## v41
==> flow/design.v <==
module enc_bundler(
	input wire 						bundling_features,
    input wire [617-1:0]	bits_to_bundle,
    output wire 					thresholded_bit
    );
	localparam integer ENCODING_BIT_THR = 6;
    logic [1:0] tree_add_lvl_0	[0:307];
    wire  [2:0] tree_add_lvl_1	[0:153];
    wire  [3:0] tree_add_lvl_2	[0:76];
    wire  [4:0] tree_add_lvl_3	[0:38];
    wire  [5:0] tree_add_lvl_4	[0:18];
    wire  [6:0] tree_add_lvl_5	[0:9];
    wire  [7:0] tree_add_lvl_6	[0:4];
    wire  [8:0] tree_add_lvl_7	[0:1];
    wire  [9:0] tree_add_lvl_8;
    wire  [9:0] accumulated_sum;
	always_comb begin
			for (int i = 0; i < 308; i++ ) begin
			  tree_add_lvl_0[i] = bits_to_bundle[2*i] + bits_to_bundle[(2*i)+1];
			end
	end
    for (genvar i = 0; i < 154; i++ ) begin
      assign tree_add_lvl_1[i] = tree_add_lvl_0[2*i] + tree_add_lvl_0[(2*i)+1];
    end
    for (genvar i = 0; i < 77; i++ ) begin
      assign tree_add_lvl_2[i] = tree_add_lvl_1[2*i] + tree_add_lvl_1[(2*i)+1];
    end
    for (genvar i = 0; i < 38; i++ ) begin
      assign tree_add_lvl_3[i] = tree_add_lvl_2[2*i] + tree_add_lvl_2[(2*i)+1];
    end
    assign tree_add_lvl_3[38] = tree_add_lvl_2[76] + bits_to_bundle[616];
    for (genvar i = 0; i < 19; i++ ) begin
      assign tree_add_lvl_4[i] = tree_add_lvl_3[2*i] + tree_add_lvl_3[(2*i)+1];
    end
    for (genvar i = 0; i < 9; i++ ) begin
      assign tree_add_lvl_5[i] = tree_add_lvl_4[2*i] + tree_add_lvl_4[(2*i)+1];
    end
    assign tree_add_lvl_5[9] = tree_add_lvl_4[18] + tree_add_lvl_3[38];
    for (genvar i = 0; i < 5; i++ ) begin
      assign tree_add_lvl_6[i] = tree_add_lvl_5[2*i] + tree_add_lvl_5[(2*i)+1];
    end
    for (genvar i = 0; i < 2; i++ ) begin
      assign tree_add_lvl_7[i] = tree_add_lvl_6[2*i] + tree_add_lvl_6[(2*i)+1];
    end
    assign tree_add_lvl_8 = tree_add_lvl_7[0] + tree_add_lvl_7[1];
    assign accumulated_sum = tree_add_lvl_8 + tree_add_lvl_6[4]; 
    assign thresholded_bit = (accumulated_sum > ENCODING_BIT_THR) ? 1'b1 : 1'b0;
endmodule  
module enc_bundler_top(
	input  wire 						clk,
	input  wire 						nrst,
	input  wire 						bundling_features,
	input  wire [617-1:0]	bits_to_bundle,
	output logic 						encoded_bit
	);
	wire thresholded_bit;
	enc_bundler ENC_BUNDLER(
		.bundling_features					(bundling_features),
		.bits_to_bundle						(bits_to_bundle),
		.thresholded_bit					(thresholded_bit)
	);
	always_ff @(posedge clk or negedge nrst) begin
		if (!nrst) begin
			encoded_bit <= 1'b0;
		end
		else if (bundling_features) begin
			encoded_bit <= thresholded_bit;
		end
		else begin
			encoded_bit <= encoded_bit;
		end
	end
endmodule
clock: 6.53 ns
lec_check: 0
cap_margin: 20
core_margin: 2
core_utilization: 58
cts_cluster_size: 79
setup_slack_margin: -0.45
slew_margin: 20
run.sh (not shown) runs the stock make flow with config.mk's settings and CLKGATE_MAP_FILE=.
Ran to the end and failed final checks on negative setup slack: v41.
Here is what was changed in the inputs of v3 compared with v41.
# v41
export LEC_CHECK = 0
export CAP_MARGIN = 20
export CORE_MARGIN = 2
export CORE_UTILIZATION = 58
export CTS_CLUSTER_SIZE = 79
export SETUP_SLACK_MARGIN = -0.45
export SLEW_MARGIN = 20
create_clock -name core_clock -period 6.53 [get_ports {clk}]
# v3
export LEC_CHECK = 0
export CAP_MARGIN = 20
export CORE_MARGIN = 2
export CORE_UTILIZATION = 66
export CTS_CLUSTER_SIZE = 72
export SLEW_MARGIN = 20
create_clock -name core_clock -period 10.1 [get_ports {clk}]
--- outcome ---
v3 never completed, since it errored out during 3_2_place_iop.
v3 vs v41: height of the die down by a few percent
In v3 the site row count turned out 6.5% lower than in v41.
Diff v3 and v41: floorplan core density higher in v3
From v41 to v3, post-synth design cell area did not move at all.
| die width | v3 vs v41 | 11 um lower |
Instance count of the mapped netlist came out exactly the same in v3 and v41.
For the core region area, v3 came in about 12% lower than v41 did.
In v3 the die size turned out 12% lower than in v41.
Input changes introduced in v52 (baseline for comparison: v3):
# v3
export LEC_CHECK = 0
export CAP_MARGIN = 20
export CORE_MARGIN = 2
export CORE_UTILIZATION = 66
export CTS_CLUSTER_SIZE = 72
export SLEW_MARGIN = 20
create_clock -name core_clock -period 10.1 [get_ports {clk}]
# v52
export LEC_CHECK = 0
export CAP_MARGIN = 20
export CORE_MARGIN = 2
export CORE_UTILIZATION = 40
export PLACE_DENSITY = 0.6
export SLEW_MARGIN = 20
create_clock -name core_clock -period 11.8 [get_ports {clk}]
Findings:
- Of v3 and v52, only v52 finishes the flow clean.
- Status(v3) = ERROR, stage = 3_2_place_iop
- The die of v52 is larger than the one used in v3.
- Number of standard cells after synthesis: v52 vs v3 identical
- Synthesized netlist net count came out exactly the same in v52 and v3.
- Y dimension of the die: v52 > v3
Modified inputs, v29 compared to v52
# v52
export LEC_CHECK = 0
export CAP_MARGIN = 20
export CORE_MARGIN = 2
export CORE_UTILIZATION = 40
export PLACE_DENSITY = 0.6
export SLEW_MARGIN = 20
create_clock -name core_clock -period 11.8 [get_ports {clk}]
# v29
export LEC_CHECK = 0
export CAP_MARGIN = 20
export CORE_MARGIN = 2
export CORE_UTILIZATION = 56
export CTS_CLUSTER_DIAMETER = 50
export CTS_CLUSTER_SIZE = 51
export SETUP_SLACK_MARGIN = 0.53
export SLEW_MARGIN = 20
create_clock -name core_clock -period 6.53 [get_ports {clk}]
Notes after the runs:
v29: complete, dirty (negative setup slack). v29 against v52: floorplan core density went up by 16 points, instance area after placement moved down, sequential share of layout area barely changed.

// enc_bundler_top: RTL as listed in full above, without the edits since
Settings: LEC_CHECK=0, CAP_MARGIN=20, CORE_ASPECT_RATIO=1.7, CORE_MARGIN=2, CORE_UTILIZATION=55, CTS_CLUSTER_DIAMETER=180, CTS_CLUSTER_SIZE=94, GPL_ROUTABILITY_DRIVEN=0, MAX_ROUTING_LAYER=met4, PLACE_DENSITY=0.6, SETUP_SLACK_MARGIN=2.89, SLEW_MARGIN=20; clock period 16.3 ns.
==> next run, changes <==
Settings changed: ABC_AREA set to 1, CORE_ASPECT_RATIO 1.7 to not set, CORE_UTILIZATION 55 to 70, CTS_CLUSTER_DIAMETER 180 to 313, CTS_CLUSTER_SIZE 94 to 76, GPL_ROUTABILITY_DRIVEN 0 to not set, MAX_ROUTING_LAYER met4 to not set, PLACE_DENSITY 0.6 to not set, SETUP_SLACK_MARGIN 2.89 to not set.
Clock period 16.3 ns to 5.2 ns, I/O delays scaled along.
The new run died in 3_2_place_iop with PPL-0024; die area drops by about a fifth; synthesized cell count increases by a few percent; synthesized area went up slightly.
==> next run, changes <==
Settings changed: ABC_AREA 1 to not set, CORE_UTILIZATION 70 to 42, CTS_CLUSTER_DIAMETER 313 to not set, CTS_CLUSTER_SIZE 76 to not set, PLACE_DENSITY set to 0.6.
Clock period 5.2 ns to 11.8 ns, I/O delays scaled along.
Effect:
- The new run completed with no timing, DRC or antenna violations
- synthesized cell count decreases by 2.1%
- die size increases by 64%
- synthesized area decreases by 0.51%
==> next run, changes <==
Settings changed: ABC_AREA set to 1, CORE_UTILIZATION 42 to 72.
Clock period 11.8 ns to 3.29 ns, I/O delays scaled along.
- Now the flow never finished: it broke off in 3_2_place_iop
- synthesized cell count climbs by 2.1%
- area after synthesis climbs by about 0.5%
- die area drops by 41%
